==> run a <==
==> flow/design.v <==
module alu16bit (
  input clk,                 
  input reset,               
  input [2:0] operation,     
  input [15:0] operand_A,
  input [15:0] operand_B,
  output reg [31:0] result, 
  output reg carry_flag,
  output reg zero_flag
);
parameter [2:0] ADD  = 3'b000,
                SUB  = 3'b001,
                MUL  = 3'b010,
                AND  = 3'b011,
                OR   = 3'b100,
                NAND = 3'b101,
                NOR  = 3'b110,
                XOR  = 3'b111;
reg [31:0] alu_result;  
reg alu_carry;
reg alu_zero;
always @(*) begin
  alu_result = 32'b0;
  alu_carry  = 1'b0;
  alu_zero   = 1'b0;
  case (operation)
    ADD: begin
      {alu_carry, alu_result} = {1'b0, operand_A} + {1'b0, operand_B};
      alu_zero = (alu_result[15:0] == 16'b0);
    end
    SUB: begin
      {alu_carry, alu_result} = {1'b0, operand_A} - {1'b0, operand_B};
      alu_zero = (alu_result[15:0] == 16'b0);
    end
    MUL: begin
      alu_result = operand_A * operand_B;   
      alu_zero = (alu_result == 32'b0);
    end
    AND: begin
      alu_result = {16'b0, (operand_A & operand_B)};
      alu_zero = (alu_result[15:0] == 16'b0);
    end
    OR: begin
      alu_result = {16'b0, (operand_A | operand_B)};
      alu_zero = (alu_result[15:0] == 16'b0);
    end
    NAND: begin
      alu_result = {16'b0, ~(operand_A & operand_B)};
      alu_zero = (alu_result[15:0] == 16'b0);
    end
    NOR: begin
      alu_result = {16'b0, ~(operand_A | operand_B)};
      alu_zero = (alu_result[15:0] == 16'b0);
    end
    XOR: begin
      alu_result = {16'b0, (operand_A ^ operand_B)};
      alu_zero = (alu_result[15:0] == 16'b0);
    end
    default: begin
      alu_result = 32'b0;
      alu_carry  = 1'b0;
      alu_zero   = 1'b1;
    end
  endcase
end
always @(posedge clk) begin
  if (reset) begin
    result     <= 32'b0;
    carry_flag <= 1'b0;
    zero_flag  <= 1'b0;
  end else begin
    result     <= alu_result;
    carry_flag <= alu_carry;
    zero_flag  <= alu_zero;
  end
end
endmodule
==> flow/run.sh <==
#!/bin/bash
# the make line also repeats each setting of config.mk as NAME=value (left out here)
make -C /OpenROAD-flow-scripts/flow DESIGN_CONFIG=/design/flow/config.mk WORK_HOME=/design/flow/orfs CLKGATE_MAP_FILE= finish
==> flow/config.mk <==
export PLATFORM = sky130hd
export DESIGN_NAME = alu16bit
export DESIGN_NICKNAME = alu16bit
export VERILOG_FILES = /design/flow/design.v
export SDC_FILE = /design/flow/constraint.sdc
export NUM_CORES = 4
export LEC_CHECK = 0
export CAP_MARGIN = 20
export CORE_MARGIN = 2
export CORE_UTILIZATION = 68
export CTS_CLUSTER_DIAMETER = 42
export CTS_CLUSTER_SIZE = 21
export HOLD_SLACK_MARGIN = -0.09
export SETUP_SLACK_MARGIN = -0.49
export SLEW_MARGIN = 20
==> flow/constraint.sdc <==
create_clock -name core_clock -period 6.98 [get_ports {clk}]
set_input_delay 1.3960 -clock core_clock [delete_from_list [all_inputs] [get_ports {clk}]]
set_output_delay 1.3960 -clock core_clock [all_outputs]
set_load 0.01 [all_outputs]
==> run b (differences from run a) <==
CORE_UTILIZATION = 70   (was 68)
CTS_CLUSTER_DIAMETER = unset   (was 42)
CTS_CLUSTER_SIZE = 34   (was 21)
HOLD_SLACK_MARGIN = unset   (was -0.09)
SETUP_SLACK_MARGIN = 1.12   (was -0.49)
==> flow/constraint.sdc (replaced) <==
create_clock -name core_clock -period 5.62 [get_ports {clk}]
set_input_delay 1.1240 -clock core_clock [delete_from_list [all_inputs] [get_ports {clk}]]
set_output_delay 1.1240 -clock core_clock [all_outputs]
set_load 0.01 [all_outputs]
==> run c (differences from run a) <==
CORE_UTILIZATION = 40   (was 68)
CTS_CLUSTER_DIAMETER = unset   (was 42)
CTS_CLUSTER_SIZE = unset   (was 21)
HOLD_SLACK_MARGIN = unset   (was -0.09)
SETUP_SLACK_MARGIN = unset   (was -0.49)
==> flow/constraint.sdc (replaced) <==
create_clock -name core_clock -period 7.2 [get_ports {clk}]
set_input_delay 1.4400 -clock core_clock [delete_from_list [all_inputs] [get_ports {clk}]]
set_output_delay 1.4400 -clock core_clock [all_outputs]
set_load 0.01 [all_outputs]
==> run d (differences from run a) <==
CORE_UTILIZATION = 67   (was 68)
CTS_CLUSTER_DIAMETER = 358   (was 42)
CTS_CLUSTER_SIZE = unset   (was 21)
HOLD_SLACK_MARGIN = unset   (was -0.09)
MAX_ROUTING_LAYER = met4   (was unset)
SETUP_SLACK_MARGIN = unset   (was -0.49)
TNS_END_PERCENT = 5   (was unset)
==> flow/constraint.sdc (replaced) <==
create_clock -name core_clock -period 7.2 [get_ports {clk}]
set_input_delay 1.4400 -clock core_clock [delete_from_list [all_inputs] [get_ports {clk}]]
set_output_delay 1.4400 -clock core_clock [all_outputs]
set_load 0.01 [all_outputs]
==> flow_metrics.tcl <==
# collected from the flow reports
set metrics [dict create \
    error "[ERROR DPL-0033] detailed placement checks failed during check placement." \
    gp_congestion 1.10 \
    outcome "aborted with a tool error" \
    die_h_um 138 \
    haltStage "4_1_cts" \
    place_area_um2 16100 \
]
-- figures above: run b

==> flow_metrics.tcl <==
# yosys + openroad results
set metrics [dict create \
    crit_chain "buf_2 > buf_4 > buf_4 > nand2_1 > fa_2 > inv_1 > fa_1 > fa_2 > fa_1 > fa_1 > inv_1 > fa_1 > inv_2 > ha_4 > nand3_4 > nor2_4 > a221oi_4 > o221a_4 > o21ai_2 > xor2_1 > or3_4 > nor4_4 > nand4_1 > o21ai_1" \
    outcome "timing/DRC/antenna clean" \
    syn2layout_area_growth_pct 33.4 \
    clk_path_buf_depth 2 \
    flop_area_um2 681 \
    place_area_um2 15500 \
    gp_congestion 0.997 \
    die_h_um 181 \
]
-- figures above: run c

==> flow_metrics.tcl <==
# yosys + openroad results
set metrics [dict create \
    outcome "complete, but fails checks" \
    failed_checks "setup timing" \
    place_area_um2 15200 \
    setup_viol 19 \
    worst_slack_ns -0.590 \
    gp_congestion 1.07 \
]
-- figures above: run a

==> flow_metrics.tcl <==
# collected from the flow reports
set metrics [dict create \
    outcome "aborted with a tool error" \
    gp_congestion 1.16 \
    error "[ERROR GRT-0116] Global routing finished with congestion. Check the congestion regions in the DRC Viewer." \
    haltStage "5_1_grt" \
    place_area_um2 15200 \
]
-- figures above: run d

